## lane 1
## fpu16_top
module fpu16_top(
    input         aclk,
    input  [15:0] a,
    input  [15:0] b,
    input         a_valid,
    input         b_valid,
    output [15:0] add_result,
    output        add_valid,
    output [15:0] sub_result,
    output        sub_valid,
    output [15:0] mul_result,
    output        mul_valid,
    output [7:0]  cmp_result,
    output        cmp_valid
    );
    fpu_add_pipe u_add(
        .aclk(aclk),
        .s_axis_a_tdata(a), .s_axis_b_tdata(b),
        .s_axis_a_tvalid(a_valid), .s_axis_b_tvalid(b_valid),
        .m_axis_result_tdata(add_result), .m_axis_result_tvalid(add_valid));
    fpu_sub_pipe u_sub(
        .aclk(aclk),
        .s_axis_a_tdata(a), .s_axis_b_tdata(b),
        .s_axis_a_tvalid(a_valid), .s_axis_b_tvalid(b_valid),
        .m_axis_result_tdata(sub_result), .m_axis_result_tvalid(sub_valid));
    fpu_mul_pipe u_mul(
        .aclk(aclk),
        .s_axis_a_tdata(a), .s_axis_b_tdata(b),
        .s_axis_a_tvalid(a_valid), .s_axis_b_tvalid(b_valid),
        .m_axis_result_tdata(mul_result), .m_axis_result_tvalid(mul_valid));
    fpu_comp_large u_cmp(
        .aclk(aclk),
        .s_axis_a_tdata(a), .s_axis_b_tdata(b),
        .s_axis_a_tvalid(a_valid), .s_axis_b_tvalid(b_valid),
        .m_axis_result_tdata(cmp_result), .m_axis_result_tvalid(cmp_valid));
endmodule
export LEC_CHECK = 0
export ABC_AREA = 1
export CAP_MARGIN = 20
export CELL_PAD_IN_SITES_DETAIL_PLACEMENT = 2
export CELL_PAD_IN_SITES_GLOBAL_PLACEMENT = 1
export CORE_ASPECT_RATIO = 1.39
export CORE_MARGIN = 2
export CORE_UTILIZATION = 44
export CTS_CLUSTER_DIAMETER = 249
export CTS_CLUSTER_SIZE = 67
export GPL_TIMING_DRIVEN = 0
export MAX_ROUTING_LAYER = met5
export SLEW_MARGIN = 20
export TNS_END_PERCENT = 95
create_clock -name core_clock -period 4.99 [get_ports {aclk}]
run.sh (not shown) runs the stock make flow with config.mk's settings and CLKGATE_MAP_FILE=.
Lane 1 terminated abnormally: clock tree synthesis (4_1_cts) reported DPL-0033.
#### Input delta (lane 2 over lane 1)
# lane 1
export LEC_CHECK = 0
export ABC_AREA = 1
export CAP_MARGIN = 20
export CELL_PAD_IN_SITES_DETAIL_PLACEMENT = 2
export CELL_PAD_IN_SITES_GLOBAL_PLACEMENT = 1
export CORE_ASPECT_RATIO = 1.39
export CORE_MARGIN = 2
export CORE_UTILIZATION = 44
export CTS_CLUSTER_DIAMETER = 249
export CTS_CLUSTER_SIZE = 67
export GPL_TIMING_DRIVEN = 0
export MAX_ROUTING_LAYER = met5
export SLEW_MARGIN = 20
export TNS_END_PERCENT = 95
create_clock -name core_clock -period 4.99 [get_ports {aclk}]
# lane 2
export LEC_CHECK = 0
export CAP_MARGIN = 20
export CELL_PAD_IN_SITES_DETAIL_PLACEMENT = 2
export CELL_PAD_IN_SITES_GLOBAL_PLACEMENT = 1
export CORE_MARGIN = 2
export CORE_UTILIZATION = 24
export CTS_CLUSTER_DIAMETER = 249
export MAX_ROUTING_LAYER = met4
export SLEW_MARGIN = 20
create_clock -name core_clock -period 8.0 [get_ports {aclk}]
[summary]
Finished, but not clean: lane 2, with negative setup slack.
Re area fraction in compound gates: lane 1 and lane 2 aren't equal, and the higher value belongs to lane 2.
When lane 2 is set beside lane 1, its instance count after placement with tap cells included turns out to be about 14% larger.
Compared with lane 1, lane 2 shows a placed wire-length estimate after detailed placement that is 12% lower.
Looking at chip footprint, lane 2 sits 0.061 mm2 higher than lane 1 does.

---

## v13
fpu16_top again, from the RTL that the note above started with.
==> flow/config.mk <==
export PLATFORM = sky130hd
export DESIGN_NAME = fpu16_top
export DESIGN_NICKNAME = fpu16_top
export VERILOG_FILES = /design/flow/design.v
export SDC_FILE = /design/flow/constraint.sdc
export NUM_CORES = 4
export LEC_CHECK = 0
export CAP_MARGIN = 20
export CORE_MARGIN = 2
export CORE_UTILIZATION = 70
export CTS_CLUSTER_SIZE = 45
export PLACE_DENSITY = 0.65
export SETUP_SLACK_MARGIN = -0.48
export SLEW_MARGIN = 20
==> flow/constraint.sdc <==
create_clock -name core_clock -period 4.88 [get_ports {aclk}]
set_input_delay 0.9760 -clock core_clock [delete_from_list [all_inputs] [get_ports {aclk}]]
set_output_delay 0.9760 -clock core_clock [all_outputs]
set_load 0.01 [all_outputs]
Status(v13) = ERROR, stage = global routing
> inputs changed (v13 -> v15)
- SETUP_SLACK_MARGIN changed from -0.48 to 1.36
- CORE_UTILIZATION changed from 70 to 61
- PLACE_DENSITY removed (was 0.65)
- CTS_CLUSTER_SIZE removed (was 45)
- the clock period (ns, I/O delays scaled along) changed from 4.88 to 5.51
[summary]
v15 ends up with a vertical die dimension that is about 7% higher than in v13.
Comparing v13 against v15, there is no change at all in number of cells produced by synthesis.
Compared with v13, in v15 floorplan-stage core utilization went down, worst setup slack before clock tree synthesis went up, core box area went up, total setup buffers inserted after CTS went down.
Die outline width ended up about 7% higher on v15 than on v13.
Post-detailed-placement cell area, v13 and v15: higher on v15
Final checks on v15, whose flow otherwise completed, came back failing, citing setup timing.
Reported for v13 and v15, share of async-settable or async-resettable flops after synthesis turned out identical to the last digit.
Comparing v15 against v13, there is no change at all in register bit total from synthesis.
Diff v13..v15 | count of port buffers added during placement | unchanged
--- input diff v15..v52 ---
- ABC_AREA newly set to 1
- PLACE_DENSITY_LB_ADDON newly set to 0.07
- CTS_CLUSTER_SIZE newly set to 84
- CORE_ASPECT_RATIO newly set to 0.93
- the clock period (ns, I/O delays scaled along) changed from 5.51 to 4.57
Notes after the runs:
Finished, but not clean: v52, with setup timing.
v52 — slew at the pin with the worst max-slew slack 0.087 ns lower, v15 as reference
v15 → v52: synthesized cell count went up 421; register-to-register slack went down 0.18 ns; design area went up 0.42%; area fraction in full adders, half adders and majority gates went up 0.17 points; core utilization of the finished layout went up 1.1 points.
For v16, these inputs were changed with respect to v52:
- PLACE_DENSITY_LB_ADDON removed (was 0.07)
- SETUP_SLACK_MARGIN removed (was 1.36)
- CORE_ASPECT_RATIO removed (was 0.93)
- CORE_UTILIZATION changed from 61 to 66
- ABC_AREA removed (was 1)
- CTS_CLUSTER_SIZE removed (was 84)
- the clock period (ns, I/O delays scaled along) changed from 4.57 to 7.55
### Flow results
[flow] v16 | stages: complete | final checks: fail | reason: setup timing
Of the two values seen for top routing layer in use, met4 was produced by v52 and met5 by v16.
The routed metal-1 wire length of v16 falls short of that of v52 by 9.1%.
The summed instance area of the synthesized netlist in v16 was higher than what v52 gave.
Between v16 and v52, it is v16 whose power per cell area is lower, by 40%.
The multiplexer share of the synthesized area in v16 sits 4.4 points above the value recorded for v52.
Relative to v52, the standby leakage power of v16 is lower by about 10%.
The worst-case vdd ir drop in v16 sits 500 uV below the value recorded for v52.
Comparing v52 and v16, the lower number of signal-net buffers in the layout was measured on v16.
Summary — normalized max-slew margin, v16 relative to v52: lower, by 10 points.
v52 vs v16, timing startpoint of the critical path: b[11] vs b[6]
v16 vs. v52: post-CTS setup repair buffer count went down by 30.

---

Setup of epsilon:
fpu16_top again, from the RTL that the note above started with.
==> flow/design.v (excerpt) <==
module fpu16_top(
    input         aclk,
    input  [15:0] a,
    input  [15:0] b,
    input         a_valid,
    input         b_valid,
    output [15:0] add_result,
    output        add_valid,
    output [15:0] sub_result,
    output        sub_valid,
    output [15:0] mul_result,
    output        mul_valid,
    output [7:0]  cmp_result,
    output        cmp_valid
    );
    fpu_add_pipe u_add(
        .aclk(aclk),
        .s_axis_a_tdata(a), .s_axis_b_tdata(b),
        .s_axis_a_tvalid(a_valid), .s_axis_b_tvalid(b_valid),
        .m_axis_result_tdata(add_result), .m_axis_result_tvalid(add_valid));
    fpu_sub_pipe u_sub(
        .aclk(aclk),
        .s_axis_a_tdata(a), .s_axis_b_tdata(b),
        .s_axis_a_tvalid(a_valid), .s_axis_b_tvalid(b_valid),
        .m_axis_result_tdata(sub_result), .m_axis_result_tvalid(sub_valid));
    fpu_mul_pipe u_mul(
        .aclk(aclk),
        .s_axis_a_tdata(a), .s_axis_b_tdata(b),
        .s_axis_a_tvalid(a_valid), .s_axis_b_tvalid(b_valid),
        .m_axis_result_tdata(mul_result), .m_axis_result_tvalid(mul_valid));
    fpu_comp_large u_cmp(
        .aclk(aclk),
        .s_axis_a_tdata(a), .s_axis_b_tdata(b),
        .s_axis_a_tvalid(a_valid), .s_axis_b_tvalid(b_valid),
        .m_axis_result_tdata(cmp_result), .m_axis_result_tvalid(cmp_valid));
endmodule
Settings: LEC_CHECK=0, ABC_AREA=1, CAP_MARGIN=20, CORE_ASPECT_RATIO=0.5, CORE_MARGIN=2, CORE_UTILIZATION=72, CTS_CLUSTER_DIAMETER=386, CTS_CLUSTER_SIZE=100, PLACE_DENSITY=0.41, SETUP_SLACK_MARGIN=1.37, SLEW_MARGIN=20, TNS_END_PERCENT=10; clock period 4.59 ns.
epsilon never completed; the flow aborted with a tool error in global routing (5_1_grt).
Input changes introduced in alpha (baseline for comparison: epsilon):
Settings: CTS_CLUSTER_DIAMETER no longer set, was 386; CTS_CLUSTER_SIZE no longer set, was 100; SETUP_SLACK_MARGIN no longer set, was 1.37; TNS_END_PERCENT no longer set, was 10; PLACE_DENSITY no longer set, was 0.41; ABC_AREA no longer set, was 1; CORE_ASPECT_RATIO no longer set, was 0.5; CORE_UTILIZATION now 31, was 72; the clock period (ns, I/O delays scaled along) now 7.96, was 4.59.
Looking at count of cells resized by post-cts repair across epsilon and alpha, the one that comes out higher is epsilon. [compare] base=epsilon new=alpha: multiplexer share of the synthesized area went up; level count of the clock H-tree went up. Run comparison: epsilon main logic family after synthesis simple AND/OR/NAND/NOR gates; alpha main logic family after synthesis AND-OR/OR-AND gates. alpha: all stages complete, timing, DRC and antenna checks passed.

---

## P
Starting RTL as in the previous note.
Settings: LEC_CHECK=0, CAP_MARGIN=20, CELL_PAD_IN_SITES_DETAIL_PLACEMENT=1, CORE_MARGIN=2, CORE_UTILIZATION=24, CTS_CLUSTER_DIAMETER=249, SLEW_MARGIN=20; clock period 8.0 ns.
P: all stages done; final checks FAILED (setup timing).
## Diff of input files: Q against P
Settings: CORE_UTILIZATION changed from 24 to 72; CELL_PAD_IN_SITES_DETAIL_PLACEMENT removed (was 1); PLACE_DENSITY newly set to 0.67; CTS_CLUSTER_DIAMETER removed (was 249); the clock period (ns, I/O delays scaled along) changed from 8.0 to 6.84.
Q is listed as incomplete: the tool reported an error in global routing (5_1_grt) and the run ended there. Global placer's final weighted congestion for Q: about 12% up relative to P. Re chip area in the Yosys report: no difference whatsoever between P and Q. Compared to P, Q has floorplan-stage core utilization 48 points higher. Going from P to Q, post-placement cell area went down by 3.2%; width of the die -about 40%. [compare] base=P new=Q: area of the die fell about 70%, number of buffers inserted for hold repair after clock tree synthesis held steady, placed wire-length estimate after detailed placement fell by about 9%.
Inputs modified between Q and R:
Settings: an added PLACE_DENSITY_LB_ADDON of 0.25; a deleted PLACE_DENSITY that had been 0.67; an added CTS_CLUSTER_SIZE of 45; a change of the clock period (ns, I/O delays scaled along) from 6.84 to 7.55.
Findings:
- Stage in which a tool error killed Q: global routing (5_1_grt).
- R | ERROR | global routing (5_1_grt)
- Changes observed in R relative to Q: synthesized cell count was more or less identical, worst setup slack before clock tree synthesis went up by 430 ps, total clock buffers created by CTS was more or less identical, buffer count from post-CTS setup fixing went up by 28.
What S does differently from R at the input level:
Settings: PLACE_DENSITY_LB_ADDON: 0.25 -> unset; CTS_CLUSTER_SIZE: 45 -> unset; CORE_UTILIZATION: 72 -> 67; MAX_ROUTING_LAYER: unset -> met4; the clock period (ns, I/O delays scaled along): 7.55 -> 7.11.
--- outcome ---
S ended up with a lower total setup buffers inserted after CTS than R did. Although it ran to completion, S produced a layout that fails the final checks because of setup timing. Number of rows created at floorplan went up by a few percent going from R to S. S -> R: number of cells produced by synthesis delta 0, exact match. [compare] base=R new=S: standard cell core area increased 3300 sq um, fraction of registers with async set/reset essentially unchanged, total clock buffers created by CTS increased 1, pre-placement core utilization decreased 5.1 points, routability congestion estimate from global placement decreased about 1.6%. S vs. R: placement-stage cell area roughly the same, die area grew by 7.3%.
No activity file was given, so power comes from the tool's default toggle rates.
